==> flow/design.v <==
`timescale 1ns / 1ps
module accelerator (
    input  wire clk,
    input  wire rst_n,
    input  wire in_valid,
    input  wire [31:0] in_data,
    output wire in_ready,
    output wire out_valid,
    output wire [31:0] out_data,
    input  wire out_ready
);
parameter MAX_SHAPES = 8;
parameter MAX_REGION_W = 64;
parameter MAX_REGION_H = 64;
parameter MAX_SHAPE_CELLS = 16;
function integer clog2;
    input integer value;
    integer v;
    begin
        v = value - 1;
        for (clog2 = 0; v > 0; clog2 = clog2 + 1)
            v = v >> 1;
    end
endfunction
localparam integer SHAPE_IDX_W = clog2(MAX_SHAPES + 1);
localparam ST_IDLE        = 3'd0;
localparam ST_LOAD_SHAPES = 3'd1;
localparam ST_LOAD_REGION = 3'd2;
localparam ST_OUTPUT      = 3'd3;
reg [2:0] state;
reg [15:0] num_shapes;
reg [15:0] num_regions;
reg [15:0] regions_seen;
reg [31:0] regions_that_fit;
reg [7:0] shape_num_cells [0:MAX_SHAPES-1];
reg [SHAPE_IDX_W-1:0] shape_idx;
reg [1:0] shape_substate;  
reg [7:0] cells_remaining;
reg [15:0] region_w;
reg [15:0] region_h;
reg [7:0] region_q [0:MAX_SHAPES-1];
reg [1:0] region_substate;  
integer i;
wire accept = in_valid && in_ready;
wire shape_loading_done = (shape_idx >= num_shapes);
wire region_loading_done = (regions_seen >= num_regions);
assign in_ready =
    (state == ST_IDLE)        ? 1'b1 :
    (state == ST_LOAD_SHAPES) ? !shape_loading_done :
    (state == ST_LOAD_REGION) ? !region_loading_done :
    1'b0;  
assign out_valid = (state == ST_OUTPUT);
assign out_data  = regions_that_fit;
always @(posedge clk) begin
    if (!rst_n) begin
        state <= ST_IDLE;
        num_shapes <= 16'd0;
        num_regions <= 16'd0;
        regions_seen <= 16'd0;
        regions_that_fit <= 32'd0;
        shape_idx <= {SHAPE_IDX_W{1'b0}};
        shape_substate <= 2'd0;
        cells_remaining <= 8'd0;
        region_substate <= 2'd0;
        region_w <= 16'd0;
        region_h <= 16'd0;
        for (i = 0; i < MAX_SHAPES; i = i + 1) begin
            shape_num_cells[i] <= 8'd0;
            region_q[i] <= 8'd0;
        end
    end else begin
        case (state)
            ST_IDLE: begin
                if (accept) begin
                    num_shapes <= (in_data[15:0] > MAX_SHAPES) ? MAX_SHAPES : in_data[15:0];
                    num_regions <= in_data[31:16];
                    regions_seen <= 16'd0;
                    regions_that_fit <= 32'd0;
                    shape_idx <= {SHAPE_IDX_W{1'b0}};
                    shape_substate <= 2'd0;
                    cells_remaining <= 8'd0;
                    region_substate <= 2'd0;
                    state <= ST_LOAD_SHAPES;
                end
            end
            ST_LOAD_SHAPES: begin
                if (shape_idx >= num_shapes) begin
                    region_substate <= 2'd0;
                    state <= ST_LOAD_REGION;
                end else if (accept) begin
                    case (shape_substate)
                        2'd0: begin
                            shape_num_cells[shape_idx] <= in_data[23:16];
                            cells_remaining <= in_data[23:16];
                            if (in_data[23:16] == 0) begin
                                shape_idx <= shape_idx + 1'b1;
                                shape_substate <= 2'd0;
                            end else begin
                                shape_substate <= 2'd1;
                            end
                        end
                        2'd1: begin
                            if (cells_remaining <= 8'd4) begin
                                cells_remaining <= 8'd0;
                                shape_idx <= shape_idx + 1'b1;
                                shape_substate <= 2'd0;
                            end else begin
                                cells_remaining <= cells_remaining - 8'd4;
                                shape_substate <= 2'd1;
                            end
                        end
                        default: shape_substate <= 2'd0;
                    endcase
                end
            end
            ST_LOAD_REGION: begin
                if (regions_seen >= num_regions) begin
                    state <= ST_OUTPUT;
                end else if (accept) begin
                    case (region_substate)
                        2'd0: begin
                            region_w <= in_data[15:0];
                            region_h <= in_data[31:16];
                            for (i = 0; i < MAX_SHAPES; i = i + 1) begin
                                region_q[i] <= 8'd0;
                            end
                            region_substate <= 2'd1;
                        end
                        2'd1: begin
                            region_q[0] <= in_data[7:0];
                            if (MAX_SHAPES > 1) region_q[1] <= in_data[15:8];
                            if (MAX_SHAPES > 2) region_q[2] <= in_data[23:16];
                            if (MAX_SHAPES > 3) region_q[3] <= in_data[31:24];
                            region_substate <= 2'd2;
                        end
                        2'd2: begin
                            if (MAX_SHAPES > 4) region_q[4] <= in_data[7:0];
                            if (MAX_SHAPES > 5) region_q[5] <= in_data[15:8];
                            if (MAX_SHAPES > 6) region_q[6] <= in_data[23:16];
                            if (MAX_SHAPES > 7) region_q[7] <= in_data[31:24];
                            begin : area_calc_block
                                reg [31:0] ra;
                                reg [31:0] ta;
                                integer k;
                                ra = region_w * region_h;
                                ta = 32'd0;
                                for (k = 0; (k < MAX_SHAPES) && (k < 4); k = k + 1) begin
                                    ta = ta + (shape_num_cells[k] * region_q[k]);
                                end
                                if (MAX_SHAPES > 4) ta = ta + (shape_num_cells[4] * in_data[7:0]);
                                if (MAX_SHAPES > 5) ta = ta + (shape_num_cells[5] * in_data[15:8]);
                                if (MAX_SHAPES > 6) ta = ta + (shape_num_cells[6] * in_data[23:16]);
                                if (MAX_SHAPES > 7) ta = ta + (shape_num_cells[7] * in_data[31:24]);
                                if (ta <= ra) begin
                                    regions_that_fit <= regions_that_fit + 1'b1;
                                end
                            end
                            regions_seen <= regions_seen + 1'b1;
                            region_substate <= 2'd0;
                        end
                        default: region_substate <= 2'd0;
                    endcase
                end
            end
            ST_OUTPUT: begin
                if (out_valid && out_ready) begin
                    state <= ST_IDLE;
                end
            end
            default: state <= ST_IDLE;
        endcase
    end
end
endmodule
`timescale 1ns / 1ps
module day12_top #(
    parameter MAX_REGION_W = 64,
    parameter MAX_REGION_H = 64
) (
    input  wire clk,
    input  wire rst_n,
    input  wire in_valid,
    input  wire [31:0] in_data,
    output wire in_ready,
    output wire out_valid,
    output wire [31:0] out_data,
    input  wire out_ready
);
accelerator #(
    .MAX_REGION_W(MAX_REGION_W),
    .MAX_REGION_H(MAX_REGION_H)
) accel (
    .clk(clk),
    .rst_n(rst_n),
    .in_valid(in_valid),
    .in_data(in_data),
    .in_ready(in_ready),
    .out_valid(out_valid),
    .out_data(out_data),
    .out_ready(out_ready)
);
endmodule
make LEC_CHECK=0 ABC_AREA=1 CAP_MARGIN=20 CORE_ASPECT_RATIO=0.69 CORE_MARGIN=2 CORE_UTILIZATION=72 CTS_CLUSTER_DIAMETER=216 CTS_CLUSTER_SIZE=13 GPL_ROUTABILITY_DRIVEN=1 MAX_ROUTING_LAYER=met4 PLACE_DENSITY_LB_ADDON=0.12 SETUP_SLACK_MARGIN=2.43 SLEW_MARGIN=20 finish   # period 8.34 ns
run.sh (not shown) runs the stock make flow with config.mk's settings and CLKGATE_MAP_FILE=.
The starting point finished with negative setup slack left.
Change:
Settings changed: CORE_ASPECT_RATIO 0.69 to not set, CTS_CLUSTER_DIAMETER 216 to not set, CTS_CLUSTER_SIZE 13 to not set, GPL_ROUTABILITY_DRIVEN 1 to not set, MAX_ROUTING_LAYER met4 to not set, PLACE_DENSITY_LB_ADDON 0.12 to not set, SETUP_SLACK_MARGIN 2.43 to not set.
Clock period 8.34 ns to 11.5 ns, I/O delays scaled along.
The new run completed and failed the layout checks on negative setup slack.
Worst hold slack improves by 0.0035 ns.
Core utilization went down by 4.9 points.
Global-route usage went down by 7.1 points.
Clock skew went down by 0.021 ns.
Final area went down by 5.5%.
Total power went down by 31%.
Wire length went down by 14%.
Final cell count went down by 5.0%.
Flip-flop count is unchanged.
Die size is about the same.

========
the baseline:
// day12_top: RTL as listed in full above, without the edits since
Settings: LEC_CHECK=0, ABC_AREA=1, CAP_MARGIN=20, CORE_ASPECT_RATIO=0.87, CORE_MARGIN=2, CORE_UTILIZATION=72, CTS_CLUSTER_DIAMETER=364, CTS_CLUSTER_SIZE=14, PLACE_DENSITY_LB_ADDON=0.2, SETUP_SLACK_MARGIN=-0.18, SLEW_MARGIN=20; clock period 8.13 ns.
The layout from the baseline, despite a flow that completed every stage, fails the layout checks, with the failing checks listed as setup timing.
Edits applied to the flow inputs when going from the baseline to the candidate:
Settings: ABC_AREA no longer set, was 1; PLACE_DENSITY_LB_ADDON no longer set, was 0.2; CTS_CLUSTER_DIAMETER no longer set, was 364; CORE_ASPECT_RATIO no longer set, was 0.87; SETUP_SLACK_MARGIN no longer set, was -0.18; CTS_CLUSTER_SIZE no longer set, was 14; CORE_UTILIZATION now 31, was 72; the clock period (ns, I/O delays scaled along) now 17.0, was 8.13.
The candidate completed end to end with timing, DRC and antenna clean. Comparing the candidate and the baseline, the higher area of the synthesized netlist per yosys stat is on the baseline. Compared with the baseline, in the candidate number of buffers and inverters on the critical path fell by 7, total wire length moved down. Diff the baseline -> the candidate: number of signal-net inverters in the final layout went down; design area went down 4900 µm²; worst hold margin saw an increase. On number of cells produced by synthesis: between the candidate and the baseline, it ends up lower for the candidate. [the candidate] final weighted congestion in routability-driven placement fell about 12% relative to the baseline. The final reports for the candidate and the baseline show synthesized area lower in the former.

========
Starts from the design.v that is shown in full above.
clock: 11.1 ns
lec_check: 0
abc_area: 0
cap_margin: 10
cell_pad_in_sites_detail_placement: 0
cell_pad_in_sites_global_placement: 1
core_aspect_ratio: 1.94
core_margin: 5
core_utilization: 56
cts_cluster_diameter: 290
gpl_routability_driven: 0
hold_slack_margin: 0.3
max_routing_layer: met4
place_density: 0.68
setup_slack_margin: 0.38
slew_margin: 35
tns_end_percent: 55
The first run produced a layout that fails on setup timing.
==> next run, changes <==
- CAP_MARGIN: 10 -> 20
- CELL_PAD_IN_SITES_DETAIL_PLACEMENT: 0 -> default
- CELL_PAD_IN_SITES_GLOBAL_PLACEMENT: 1 -> default
- CORE_ASPECT_RATIO: 1.94 -> 0.69
- CORE_MARGIN: 5 -> 2
- CORE_UTILIZATION: 56 -> 66
- CTS_CLUSTER_DIAMETER: 290 -> 91
- GPL_ROUTABILITY_DRIVEN: 0 -> 1
- HOLD_SLACK_MARGIN: 0.3 -> default
- PLACE_DENSITY: 0.68 -> default
- SETUP_SLACK_MARGIN: 0.38 -> 0.65
- SLEW_MARGIN: 35 -> 20
- TNS_END_PERCENT: 55 -> default
- clock period: 11.1 -> 5.1 ns (I/O delays scaled with it)
After rerunning:
- The changed run finished but failed the layout checks on setup timing
- die area drops by about a fifth
- final area goes up by a few percent
- area after synthesis is unchanged
- final cell count rose by a few percent
- routed wire length came out lower by a few percent
- non-clock buffer count grows by 267
- total power goes up by well over a third
- via count rises by a few percent
- combinational power goes up by well over a third
==> next run, changes <==
- ABC_AREA: 0 -> default
- CORE_ASPECT_RATIO: 0.69 -> default
- CORE_UTILIZATION: 66 -> 40
- CTS_CLUSTER_DIAMETER: 91 -> default
- GPL_ROUTABILITY_DRIVEN: 1 -> default
- MAX_ROUTING_LAYER: met4 -> default
- SETUP_SLACK_MARGIN: 0.65 -> default
- clock period: 5.1 -> 14.1 ns (I/O delays scaled with it)
What happened: The new run went through all stages and came out clean. Utilization goes down by 37 points. Non-clock buffer count is lower by 563. Final cell count went down by 1.1%. Worst setup slack is better by 7.1 ns. Hold slack hardly moves. Sequential cell count does not change. Area after synthesis stays the same. Clock skew fell by 0.0031 ns. Global-route usage came out lower by 19 points. Wire length goes down by about 10%.
==> next run, changes <==
- CORE_UTILIZATION: 40 -> 58
The changed run finished clean.
Register-to-register slack gets better by 0.18 ns.
Total power went down by 2.2%.
Hold slack barely changes.
Clock skew is lower by 0.012 ns.
Cell area decreases by 0.69%.
Worst setup slack improves by 0.14 ns.
Die size fell by 31%.
Cell count decreases by 7.0%.
Core utilization increases by 20 points.
==> next run, changes <==
- CORE_UTILIZATION: 58 -> 40
- clock period: 14.1 -> 14.5 ns (I/O delays scaled with it)
- The new run ran to the end with no violations
- non-clock buffer count shrinks by 31
- sequential share of layout area stays flat
- via count shrinks by 1.2%
- power shrinks by 8.3%
- wire length grows by 2.1%

========
## v40
Starts from the design.v that is shown in full above.
clock: 18.7 ns
lec_check: 0
abc_area: 1
cap_margin: 20
cell_pad_in_sites_global_placement: 0
core_aspect_ratio: 1.53
core_margin: 9
core_utilization: 57
cts_cluster_size: 69
gpl_timing_driven: 0
hold_slack_margin: -0.07
max_routing_layer: met4
place_density: 0.64
slew_margin: 35
tns_end_percent: 35
Edits applied to the flow inputs when going from v40 to v4:
- removing HOLD_SLACK_MARGIN (formerly -0.07)
- removing ABC_AREA (formerly 1)
- removing MAX_ROUTING_LAYER (formerly met4)
- changing CORE_UTILIZATION from 57 to 40
- changing CORE_MARGIN from 9 to 2
- changing SLEW_MARGIN from 35 to 20
- removing TNS_END_PERCENT (formerly 35)
- removing CORE_ASPECT_RATIO (formerly 1.53)
- removing CELL_PAD_IN_SITES_GLOBAL_PLACEMENT (formerly 0)
- removing CTS_CLUSTER_SIZE (formerly 69)
- removing PLACE_DENSITY (formerly 0.64)
- removing GPL_TIMING_DRIVEN (formerly 0)
- changing the clock period (ns, I/O delays scaled along) from 18.7 to 20.6
- Relative to v40, the total length of routed met3 wires measured on v4 has increased by more than 10%.
- Relative to v40, iteration-0 DRC count of the detailed router has decreased by about 11% in v4.
- The largest fanout on the critical path of v4 is higher than that of v40.
- Compared with v40, in v4 area of the synthesized netlist per yosys stat decreased about 5%, worst-case setup margin in the final layout went up by 1.34 ns.
- The standard cells in v4 occupy less silicon area than those in v40 do.
- v4 vs v40 — part of the power in the clock network rose 2.4 points.
- [v4] synthesized cell count fell 21% relative to v40
- Between v40 and v4, standard cell area after detailed placement decreased.
- Comparing v4 and v40, the lower number of global-route vias before repair was measured on v4.
Input-level comparison between v29 and v4:
- an added SETUP_SLACK_MARGIN of -0.18
- an added CTS_CLUSTER_SIZE of 14
- an added ABC_AREA of 1
- an added CTS_CLUSTER_DIAMETER of 364
- an added PLACE_DENSITY_LB_ADDON of 0.2
- a change of CORE_UTILIZATION from 40 to 72
- a change of the clock period (ns, I/O delays scaled along) from 20.6 to 8.63
Notes after the runs:
v29 finished all stages; however, its layout fails the closing checks, the failures being setup timing.
v29 vs. v4: worst ir drop on vdd went up; total power after layout went up by about 240%; delay of the slowest cell on the worst path lower.
Changes in v58 relative to v29:
- clearing CTS_CLUSTER_SIZE, which used to be 14
- clearing SETUP_SLACK_MARGIN, which used to be -0.18
- clearing ABC_AREA, which used to be 1
- clearing PLACE_DENSITY_LB_ADDON, which used to be 0.2
- swapping 364 for 309 in CTS_CLUSTER_DIAMETER
- putting PLACE_DENSITY at 0.36 where nothing was set
- swapping 8.63 for 15.5 in the clock period (ns, I/O delays scaled along)
==> comparison <==
v58 closes out successfully: all stages finished, all timing, DRC and antenna checks passed.
Compared with v29, v58 shows global-route usage lower by 4.1 points.
Average detailed-routed wire length per instance grows by a little under 10% when moving from v29 to v58.
Power shrinks by more than half when moving from v29 to v58.
The following lists how v46 was set up differently from v58:
- PLACE_DENSITY: 0.36 -> unset
- CTS_CLUSTER_DIAMETER: 309 -> unset
- CORE_UTILIZATION: 72 -> 65
- the clock period (ns, I/O delays scaled along): 15.5 -> 12.1
v46 completed end to end; final checks failed (setup timing).
Compared with v58, v46 ends up with more cell area.
Compared with v58, in v46 share of the core filled with cells fell by 4.2 points; power per unit of standard cell area saw an increase; total inserted antenna cells decreased by 4 relative to the old numbers.

========
amber:
RTL: the design.v shown in full above, as it stands there.
make LEC_CHECK=0 ABC_AREA=1 CAP_MARGIN=20 CELL_PAD_IN_SITES_GLOBAL_PLACEMENT=1 CORE_MARGIN=7 CORE_UTILIZATION=40 CTS_CLUSTER_SIZE=33 GPL_ROUTABILITY_DRIVEN=1 GPL_TIMING_DRIVEN=0 MIN_ROUTING_LAYER=met1 SETUP_SLACK_MARGIN=-0.31 SLEW_MARGIN=25 finish   # period 16.8 ns
[inputs] juniper vs amber
- a deleted MIN_ROUTING_LAYER that had been met1
- a deleted CTS_CLUSTER_SIZE that had been 33
- a change of SETUP_SLACK_MARGIN from -0.31 to 2.87
- a deleted GPL_TIMING_DRIVEN that had been 0
- a change of SLEW_MARGIN from 25 to 20
- a change of CORE_UTILIZATION from 40 to 72
- an added PLACE_DENSITY_LB_ADDON of 0.2
- a change of CORE_MARGIN from 7 to 2
- a deleted GPL_ROUTABILITY_DRIVEN that had been 1
- a deleted CELL_PAD_IN_SITES_GLOBAL_PLACEMENT that had been 1
- a change of the clock period (ns, I/O delays scaled along) from 16.8 to 9.97
Notes after the runs:
juniper ran in full, but the layout does not pass; the checks complain about negative setup slack.
Total negative setup slack: juniper vs amber down 67.04 ns
juniper vs amber: critical path buffer and inverter count up in juniper
Diff amber -> juniper: final design instance area without fill moved up; first-iteration DRC count shows an increase of about 80%; number of vias per cell after detailed routing shows an increase of about 17%.
Against amber, juniper reports a signal arrival time at the worst endpoint that is lower.
For pepper, these inputs were changed with respect to juniper:
- SETUP_SLACK_MARGIN changed from 2.87 to 2.03
- CTS_CLUSTER_SIZE newly set to 13
- CTS_CLUSTER_DIAMETER newly set to 373
- PLACE_DENSITY_LB_ADDON changed from 0.2 to 0.19
- CORE_ASPECT_RATIO newly set to 0.5
- the clock period (ns, I/O delays scaled along) changed from 9.97 to 7.85
Results
- Compared with juniper, pepper shows a higher total number of vias.
- Core util | pepper vs juniper | pepper higher
- Per the comparison of pepper with juniper, total stage count of the critical path lost 6; chip width picked up an extra 41%; post-cts sizing count picked up an extra 25.
- The worst hold margin of pepper was superior to that of juniper.
- Headroom to the max-slew limit (lower): pepper
- Compared to juniper, the routing of pepper uses more wire.
- Compared with juniper, pepper shows a worst stage delay on the critical path that is 0.04 ns higher.
- Final setup slack of the worst path in pepper vs juniper: down 1.32 ns
- pepper: flow complete, layout not clean; failing: negative setup slack
### pepper -> harbor
- a deleted SETUP_SLACK_MARGIN that had been 2.03
- a deleted PLACE_DENSITY_LB_ADDON that had been 0.19
- a change of SLEW_MARGIN from 20 to 30
- a deleted ABC_AREA that had been 1
- an added HOLD_SLACK_MARGIN of -0.06
- a deleted CORE_ASPECT_RATIO that had been 0.5
- an added PLACE_DENSITY of 0.79
- a deleted CTS_CLUSTER_DIAMETER that had been 373
- a change of CTS_CLUSTER_SIZE from 13 to 87
- a change of the clock period (ns, I/O delays scaled along) from 7.85 to 8.99
Results
Of the runs pepper and harbor, none of them finished clean. What the final checks of harbor revealed, after a flow that finished every stage, was a layout that fails on negative setup slack. Of the two values seen for highest routing layer actually used, met5 was produced by harbor and met4 by pepper. The timing startpoint of the critical path comes out in_data[6] in one run and in_data[5] in the other, namely in pepper and harbor respectively. In harbor, the synthesized-area fraction occupied by xor and xnor cells came out 0.36 points below the value in pepper. Per the comparison of harbor with pepper, slew of the pin with the lowest slew margin down 0.29 ns, area of the die lost 5.1%. Compared to pepper, harbor has global-route usage 3.0 points lower. | total number of vias | harbor vs pepper | better |. As of harbor, internal power consumption had fallen by more than 10% compared to pepper.
Changes in ember relative to harbor:
- putting ABC_AREA at 1 where nothing was set
- putting TNS_END_PERCENT at 80 where nothing was set
- swapping 30 for 35 in SLEW_MARGIN
- clearing HOLD_SLACK_MARGIN, which used to be -0.06
- clearing PLACE_DENSITY, which used to be 0.79
- swapping 72 for 57 in CORE_UTILIZATION
- clearing CTS_CLUSTER_SIZE, which used to be 87
- swapping 2 for 9 in CORE_MARGIN
- swapping 8.99 for 14.5 in the clock period (ns, I/O delays scaled along)
==> comparison <==
In summary, ember completed successfully, with a layout that passed the timing, DRC and antenna checks. Looking at number of gates resized after cts, ember sits below harbor. The utilization in ember sits 24 points below the value recorded for harbor. Where smallest setup slack after layout is concerned, harbor is outperformed by ember. Delta (ember minus harbor): width of the die saw an increase; sequential power saw a decrease; number of buffers and inverters on the critical path saw a decrease. The run showing the greater maximum number of pins on one net before global-route repair is harbor.
--- input diff ember..tundra ---
- clearing TNS_END_PERCENT, which used to be 80
- putting HOLD_SLACK_MARGIN at -0.06 where nothing was set
- putting PLACE_DENSITY_LB_ADDON at 0.12 where nothing was set
- swapping 57 for 72 in CORE_UTILIZATION
- swapping 9 for 2 in CORE_MARGIN
- putting SETUP_SLACK_MARGIN at 2.65 where nothing was set
- swapping 35 for 30 in SLEW_MARGIN
- putting CTS_CLUSTER_SIZE at 87 where nothing was set
- clearing ABC_AREA, which used to be 1
- swapping 14.5 for 8.99 in the clock period (ns, I/O delays scaled along)
### Flow results
- Against ember as the reference, tundra delivers a lower yosys-reported design area after synthesis.
- The layout from tundra, despite a flow that completed every stage, fails the layout checks, with the failing checks listed as negative setup slack.
- Vertical die dimension went down by more than 10% going from ember to tundra.
- Note that the number of logic gates recorded for ember amounts to 1.11 times the value seen in tundra.
- Setup slack in tundra is 4.64 ns below ember.
- Summary of the comparison: non-clock buffer count is higher in tundra, relative to ember.
- In the tables for ember and tundra, maximum number of pins on one net before global-route repair reads lower with ember.
- Number of resized instances in the post-cts repair step ends up higher on tundra.
- Delta (tundra minus ember): switching power as a share of total power moved down, first-pass GRT wire length moved down, minimum hold slack moved up, routability-driven placement congestion ratio moved up.
Power is estimated from default activity; no workload was simulated.
